## ATCONV
module  ATCONV(
	input		clk,
	input		reset,
	output 	    busy,	
	input		ready,	
	output reg	[11:0]	iaddr,
	input signed [12:0]	idata,
	output	reg 	cwr,
	output  reg	[11:0]	caddr_wr,
	output reg 	[12:0] 	cdata_wr,
	output	reg 	crd,
	output reg	[11:0] 	caddr_rd,
	input 	[12:0] 	cdata_rd,
	output reg 	csel
	);
Size: about 1300 cells after synthesis, roughly 110 flip-flops, about 82 I/O pins, ~0.012 mm^2 of cells after synthesis.
clock: 6.36 ns
lec_check: 0
cap_margin: 20
cell_pad_in_sites_global_placement: 0
core_margin: 2
core_utilization: 64
cts_cluster_diameter: 75
place_density: 0.7
slew_margin: 15
run.sh (not shown) runs the stock make flow with config.mk's settings and CLKGATE_MAP_FILE=.
The baseline completed, yet does not pass: negative setup slack.
Edit:
CORE_UTILIZATION = 72   (was 64)
CTS_CLUSTER_SIZE = 60   (was unset)
PLACE_DENSITY = unset   (was 0.7)
PLACE_DENSITY_LB_ADDON = 0.27   (was unset)
After rerunning: With this change the flow never finished: it broke off in global routing (GRT-0232); area after synthesis is unchanged; die size fell by 11%; synthesized cell count is unchanged.
Edit:
ABC_AREA = 1   (was unset)
CELL_PAD_IN_SITES_GLOBAL_PLACEMENT = 1   (was 0)
CORE_MARGIN = 9   (was 2)
CORE_UTILIZATION = 32   (was 72)
CTS_CLUSTER_DIAMETER = 387   (was 75)
CTS_CLUSTER_SIZE = 99   (was 60)
PLACE_DENSITY = 0.7   (was unset)
PLACE_DENSITY_LB_ADDON = unset   (was 0.27)
TNS_END_PERCENT = 10   (was unset)
Outcome: The new run reached the layout checks and failed them: negative setup slack; die size grows to 2.5 times its value; area after synthesis barely changes; synthesized cell count came out higher by 17%.
Edit:
ABC_AREA = unset   (was 1)
CELL_PAD_IN_SITES_GLOBAL_PLACEMENT = 0   (was 1)
CORE_MARGIN = 2   (was 9)
CORE_UTILIZATION = 72   (was 32)
CTS_CLUSTER_DIAMETER = 75   (was 387)
CTS_CLUSTER_SIZE = unset   (was 99)
PLACE_DENSITY = unset   (was 0.7)
PLACE_DENSITY_LB_ADDON = 0.01   (was unset)
SETUP_SLACK_MARGIN = 1.89   (was unset)
TNS_END_PERCENT = unset   (was 10)
What happened:
- This time the run stopped in global routing
- die area went down by 60%
- area after synthesis stays flat
- synthesized cell count went down by 15%
Edit:
CELL_PAD_IN_SITES_DETAIL_PLACEMENT = 2   (was unset)
CELL_PAD_IN_SITES_GLOBAL_PLACEMENT = 1   (was 0)
CORE_MARGIN = 5   (was 2)
CORE_UTILIZATION = 32   (was 72)
CTS_CLUSTER_DIAMETER = 333   (was 75)
PLACE_DENSITY = 0.7   (was unset)
PLACE_DENSITY_LB_ADDON = unset   (was 0.01)
SETUP_SLACK_MARGIN = 1.12   (was 1.89)
SLEW_MARGIN = 40   (was 15)
=> With this change the flow ran to the end with violations: negative setup slack. Die size went up by 130%. Synthesized area is unchanged. Synthesized cell count does not change.
Edit:
CORE_ASPECT_RATIO = 1.46   (was unset)
CTS_CLUSTER_DIAMETER = 379   (was 333)
GPL_TIMING_DRIVEN = 1   (was unset)
MAX_ROUTING_LAYER = met5   (was unset)
clock period = 9.67 ns   (was 6.36 ns; I/O delays follow)
Result: The new run completed without violations; first-iteration DRC count decreases by 39%; non-clock buffer count decreases by 163; hold slack degrades by 8.1 ps; design area fell by about 13%; utilization fell by 6.2 points; clock skew is about the same; global-route usage came out lower by 4.3 points; count of clock-buffer cells in the layout went up by 3; routed wire length went down by about 25%; register-to-register slack is better by 2500 ps.

Setup of alpha:
ATCONV again, from the RTL that the note above started with.
clock: 10.2 ns
lec_check: 0
abc_area: 1
cap_margin: 20
cell_pad_in_sites_detail_placement: 2
cell_pad_in_sites_global_placement: 2
core_aspect_ratio: 1.72
core_margin: 7
core_utilization: 40
cts_cluster_diameter: 191
cts_cluster_size: 58
gpl_routability_driven: 1
gpl_timing_driven: 0
hold_slack_margin: 0.09
place_density: 0.68
slew_margin: 35
tns_end_percent: 20
alpha: full flow OK, the timing, design-rule and antenna checks passed
Changes in beta relative to alpha:
Settings: GPL_ROUTABILITY_DRIVEN removed (was 1); TNS_END_PERCENT removed (was 20); CTS_CLUSTER_DIAMETER removed (was 191); CORE_UTILIZATION changed from 40 to 72; CELL_PAD_IN_SITES_DETAIL_PLACEMENT removed (was 2); CTS_CLUSTER_SIZE removed (was 58); PLACE_DENSITY changed from 0.68 to 0.42; CELL_PAD_IN_SITES_GLOBAL_PLACEMENT removed (was 2); CORE_MARGIN changed from 7 to 2; CORE_ASPECT_RATIO removed (was 1.72); GPL_TIMING_DRIVEN removed (was 0); HOLD_SLACK_MARGIN removed (was 0.09); SLEW_MARGIN changed from 35 to 20; ABC_AREA removed (was 1); the clock period (ns, I/O delays scaled along) changed from 10.2 to 4.0.
### Flow results
Across alpha and beta, a clean result was obtained everywhere but in beta.
FAIL beta @ global routing: tool exited with error
alpha → beta: post-CTS repair timing setup buffer count higher, number of standard cells after synthesis went down 226, post-CTS resize count rose 64.
Post-synthesis sequential area ratio delta (beta -> alpha): insignificant
Going from alpha to beta, area of the core down about 44%; number of cells after detailed placement down about 15%; vertical die size went down; area fraction in full adders, half adders and majority gates rose by 0.23 points; die size went down.
## Diff of input files: gamma against beta
Settings: putting CTS_CLUSTER_SIZE at 60 where nothing was set; swapping 0.42 for 0.95 in PLACE_DENSITY; putting TNS_END_PERCENT at 5 where nothing was set; swapping 4.0 for 7.37 in the clock period (ns, I/O delays scaled along).
==> results <==
Run status, beta: aborted in global routing, error GRT-0232. gamma terminated abnormally: global routing reported GRT-0232. The sum of net half-perimeters after detailed placement in gamma sits 380 µm below the value recorded for beta. Number of top-level pins came out exactly the same in gamma and beta. Of gamma and beta, it is gamma that has the lower placed instance area. Of the two candidates, beta has the worse placement-stage worst setup slack and gamma the better one. gamma vs beta on global placer's final weighted congestion: gamma is the higher one.

ATCONV again, from the RTL that the note above started with.
export LEC_CHECK = 0
export CAP_MARGIN = 20
export CORE_MARGIN = 2
export CORE_UTILIZATION = 54
export SETUP_SLACK_MARGIN = 1.55
export SLEW_MARGIN = 20
create_clock -name core_clock -period 8.68 [get_ports {clk}]
Next try:
CORE_UTILIZATION = 50   (was 54)
SETUP_SLACK_MARGIN = -0.61   (was 1.55)
TNS_END_PERCENT = 5   (was not set)
=> Sequential cell count does not change. Critical path depth stays the same. Utilization falls by 8.8 points. Clock-buffer cell count falls by 1. Wire length hardly moves. Hold slack is about the same.
Next try:
CORE_UTILIZATION = 54   (was 50)
TNS_END_PERCENT = not set   (was 5)
What happened:
- synthesized cell count does not change
- cell area went down by about 0.36%
- first-iteration DRC count increases by about 15%
- via count is higher by 0.72%
- worst setup slack is better by 29 ps
- worst hold slack stays flat
- clock skew barely changes
- count of clock-buffer cells in the layout went down by 1
- wire length shrinks by 0.33%

== garnet ==
Starting RTL as in the previous note.
Settings: LEC_CHECK=0, CAP_MARGIN=0, CELL_PAD_IN_SITES_GLOBAL_PLACEMENT=0, CORE_MARGIN=2, CORE_UTILIZATION=72, CTS_CLUSTER_DIAMETER=75, CTS_CLUSTER_SIZE=24, PLACE_DENSITY=0.7, SLEW_MARGIN=40; clock period 7.08 ns.
[garnet] flow finished | final checks: failed | reasons: negative setup slack
--- input diff garnet..quartz ---
- changing CAP_MARGIN from 0 to 40
- removing CELL_PAD_IN_SITES_GLOBAL_PLACEMENT (formerly 0)
- removing CTS_CLUSTER_SIZE (formerly 24)
- changing PLACE_DENSITY from 0.7 to 0.88
- setting ABC_AREA to 1 for the first time
- changing SLEW_MARGIN from 40 to 20
- removing CTS_CLUSTER_DIAMETER (formerly 75)
- changing the clock period (ns, I/O delays scaled along) from 7.08 to 4.0
--- outcome ---
Status: quartz FAILED at clock tree synthesis (4_1_cts) (tool error). Post-synthesis async set-or-reset flop share: garnet vs quartz identical. Placement-stage worst setup slack (higher): garnet. Compared quartz vs garnet, and synthesized netlist net count is up in quartz. Between garnet and quartz, the difference in summed standard-cell area reported by yosys is negligible.
Changes in sierra relative to quartz:
- a deleted ABC_AREA that had been 1
- an added SETUP_SLACK_MARGIN of 0.5
- a change of CAP_MARGIN from 40 to 20
- an added CTS_CLUSTER_SIZE of 60
- a change of PLACE_DENSITY from 0.88 to 0.35
- a change of the clock period (ns, I/O delays scaled along) from 4.0 to 7.37
### Flow results
To summarise sierra: no stage aborted, but the layout did not pass its checks, failing on negative setup slack.
sierra gives less number of placed instances with taps included than quartz did.
On mapped cell area, sierra tracks quartz almost exactly.
Diff sierra and quartz: detailed-placement wirelength estimate lower in sierra
Die area essentially unchanged between sierra and quartz.
Diff quartz -> sierra | net count after synthesis | down by more than 10%
Adder and majority cell fraction of the synthesized area (lower): quartz
Summary of sierra over quartz: compound-gate portion of the synthesized area has increased; post-synthesis share of cell area spent on xor and xnor gates has increased; final weighted congestion of routability-driven global placement has decreased.
#### Input delta (onyx over sierra)
- SETUP_SLACK_MARGIN no longer set, was 0.5
- CTS_CLUSTER_SIZE no longer set, was 60
- CORE_UTILIZATION now 33, was 72
- PLACE_DENSITY no longer set, was 0.35
- the clock period (ns, I/O delays scaled along) now 8.79, was 7.37
## What came out
Looking at floorplan die height across sierra and onyx, the one that comes out higher is onyx.
onyx reports its uppermost signal routing layer after detailed routing as met4 while sierra reports met5.
[onyx] wire length fell 38% relative to sierra
Of the two values seen for library cell contributing the largest single delay on the critical path, clkdlybuf4s50_1 was produced by onyx and o311ai_2 by sierra.
Looking at the reports, onyx completed the entire flow and the layout it produced met the timing, design-rule and antenna checks.
On post-placement setup slack, onyx does better than sierra.
Critical path depth (onyx over sierra): increase, 1
[inputs] indigo vs onyx
- CORE_UTILIZATION: 33 -> 70
- CTS_CLUSTER_SIZE: unset -> 36
- the clock period (ns, I/O delays scaled along): 8.79 -> 7.04
Findings:
Nothing crashed in indigo and all stages finished; the problem is that the final layout failed, the offending checks being negative setup slack.
Compared with onyx, indigo shows a higher amount of wire on met3 after detailed routing.
Re routing usage on met3: indigo and onyx aren't equal, and the higher value belongs to indigo.
Number of well-tap cells placed ended up about 50% lower on indigo than on onyx.
The wire length per cell number comes out lower for onyx vs indigo.
Compare indigo and onyx | total routed wire length on the met1 layer higher: onyx
Against onyx, indigo comes in 12% higher on routed wire length.
When indigo is set beside onyx, its final worst-path setup slack turns out to be 0.59 ns smaller.

== 02-28 ==
Starting RTL as in the previous note.
## ATCONV
module  ATCONV(
	input		clk,
	input		reset,
	output 	    busy,	
	input		ready,	
	output reg	[11:0]	iaddr,
	input signed [12:0]	idata,
	output	reg 	cwr,
	output  reg	[11:0]	caddr_wr,
	output reg 	[12:0] 	cdata_wr,
	output	reg 	crd,
	output reg	[11:0] 	caddr_rd,
	input 	[12:0] 	cdata_rd,
	output reg 	csel
	);
==> flow/config.mk <==
export PLATFORM = sky130hd
export DESIGN_NAME = ATCONV
export DESIGN_NICKNAME = ATCONV
export VERILOG_FILES = /design/flow/design.v
export SDC_FILE = /design/flow/constraint.sdc
export NUM_CORES = 4
export LEC_CHECK = 0
export ABC_AREA = 1
export CAP_MARGIN = 20
export CELL_PAD_IN_SITES_GLOBAL_PLACEMENT = 1
export CORE_MARGIN = 9
export CORE_UTILIZATION = 32
export CTS_CLUSTER_DIAMETER = 387
export CTS_CLUSTER_SIZE = 99
export PLACE_DENSITY = 0.7
export SETUP_SLACK_MARGIN = 1.3
export SLEW_MARGIN = 15
==> flow/constraint.sdc <==
create_clock -name core_clock -period 6.36 [get_ports {clk}]
set_input_delay 1.2720 -clock core_clock [delete_from_list [all_inputs] [get_ports {clk}]]
set_output_delay 1.2720 -clock core_clock [all_outputs]
set_load 0.01 [all_outputs]
STATUS run=02-28 STAGES=ALL_DONE FINAL_CHECKS=FAILED CAUSE=negative setup slack
> inputs changed (02-28 -> 11-11)
==> flow/config.mk <==
export PLATFORM = sky130hd
export DESIGN_NAME = ATCONV
export DESIGN_NICKNAME = ATCONV
export VERILOG_FILES = /design/flow/design.v
export SDC_FILE = /design/flow/constraint.sdc
export NUM_CORES = 4
export LEC_CHECK = 0
export CAP_MARGIN = 20
export CELL_PAD_IN_SITES_GLOBAL_PLACEMENT = 0
export CORE_MARGIN = 2
export CORE_UTILIZATION = 56
export CTS_CLUSTER_DIAMETER = 387
export PLACE_DENSITY = 0.7
export SLEW_MARGIN = 15
==> flow/constraint.sdc <==
create_clock -name core_clock -period 3.64 [get_ports {clk}]
set_input_delay 0.7280 -clock core_clock [delete_from_list [all_inputs] [get_ports {clk}]]
set_output_delay 0.7280 -clock core_clock [all_outputs]
set_load 0.01 [all_outputs]
[summary]
Nothing crashed in 11-11 and all stages finished; the problem is that the final layout failed, the offending checks being negative setup slack. 02-28 leaves more setup margin than 11-11. On 11-11: buffering overhead is 1.3 points lower than what 02-28 gave. The cell area in 02-28 is 1.06 times that in 11-11. Yosys chip area: 11-11 vs 02-28, no meaningful difference. Compare 11-11 and 02-28 | first-pass GRT wire length higher: 02-28.

Starting RTL as in the previous note.
clock: 7.08 ns
lec_check: 0
cap_margin: 5
core_margin: 2
core_utilization: 72
cts_cluster_diameter: 355
cts_cluster_size: 36
hold_slack_margin: -0.1
slew_margin: 20
The starting point finished but fails on negative setup slack.
Next try:
Settings changed: CAP_MARGIN 5 to 20, CORE_UTILIZATION 72 to 40, CTS_CLUSTER_DIAMETER 355 to unset, CTS_CLUSTER_SIZE 36 to unset, HOLD_SLACK_MARGIN -0.1 to unset.
Clock period 7.08 ns to 10.0 ns, I/O delays scaled along.
=>
- The new run finished with timing, DRC and antenna clean
- design area goes down by 10%
- routed wire length went down by about 40%
- clock-buffer cell count went up by 2
- utilization falls by 47 points
- setup slack improved by 1.9 ns
- global-route usage went down by 23 points
- synthesized area is unchanged
- synthesized cell count is unchanged
Next try:
Clock period 10.0 ns to 8.79 ns, I/O delays scaled along.
What happened:
- routed wire length climbs by 1.4%
- clock-buffer cell count is unchanged
- hold slack is about the same
- utilization is higher by 0.35 points
- cell area goes up by 0.76%
- synthesized area does not change
- die area is unchanged
Next try:
Settings changed: CORE_UTILIZATION 40 to 60.
Clock period 8.79 ns to 5.15 ns, I/O delays scaled along.
Result: The new run produced a layout that fails on negative setup slack; routed wire length rises by a few percent; non-clock buffer count rises by 151; sequential share of layout area falls by 2.3 points; utilization rises by 32 points; die size falls by a quarter to a third; global-route usage rises by 12 points.

ATCONV again, from the RTL that the note above started with.
Settings: LEC_CHECK=0, ABC_AREA=1, CAP_MARGIN=20, CELL_PAD_IN_SITES_DETAIL_PLACEMENT=2, CELL_PAD_IN_SITES_GLOBAL_PLACEMENT=2, CORE_ASPECT_RATIO=1.72, CORE_MARGIN=7, CORE_UTILIZATION=40, CTS_CLUSTER_DIAMETER=191, CTS_CLUSTER_SIZE=58, GPL_ROUTABILITY_DRIVEN=1, GPL_TIMING_DRIVEN=0, HOLD_SLACK_MARGIN=0.09, PLACE_DENSITY=0.68, SLEW_MARGIN=20, TNS_END_PERCENT=60; clock period 14.9 ns.
Next try:
ABC_AREA = default   (was 1)
CELL_PAD_IN_SITES_DETAIL_PLACEMENT = default   (was 2)
CELL_PAD_IN_SITES_GLOBAL_PLACEMENT = default   (was 2)
CORE_ASPECT_RATIO = default   (was 1.72)
CORE_MARGIN = 2   (was 7)
CORE_UTILIZATION = 64   (was 40)
CTS_CLUSTER_DIAMETER = default   (was 191)
CTS_CLUSTER_SIZE = default   (was 58)
GPL_ROUTABILITY_DRIVEN = default   (was 1)
GPL_TIMING_DRIVEN = default   (was 0)
HOLD_SLACK_MARGIN = default   (was 0.09)
PLACE_DENSITY = 0.43   (was 0.68)
TNS_END_PERCENT = default   (was 60)
clock period = 7.21 ns   (was 14.9 ns; I/O delays follow)
Hold slack is worse by 0.0068 ns. Register-to-register slack is worse by 6.0 ns. Setup slack is worse by 4.1 ns. Flip-flop count is unchanged. Non-clock buffer count rises by 112. Design area rises by a little under a tenth. Core utilization rises by 35 points. Routed wire length falls by a quarter to a third. Via count falls by a few percent.
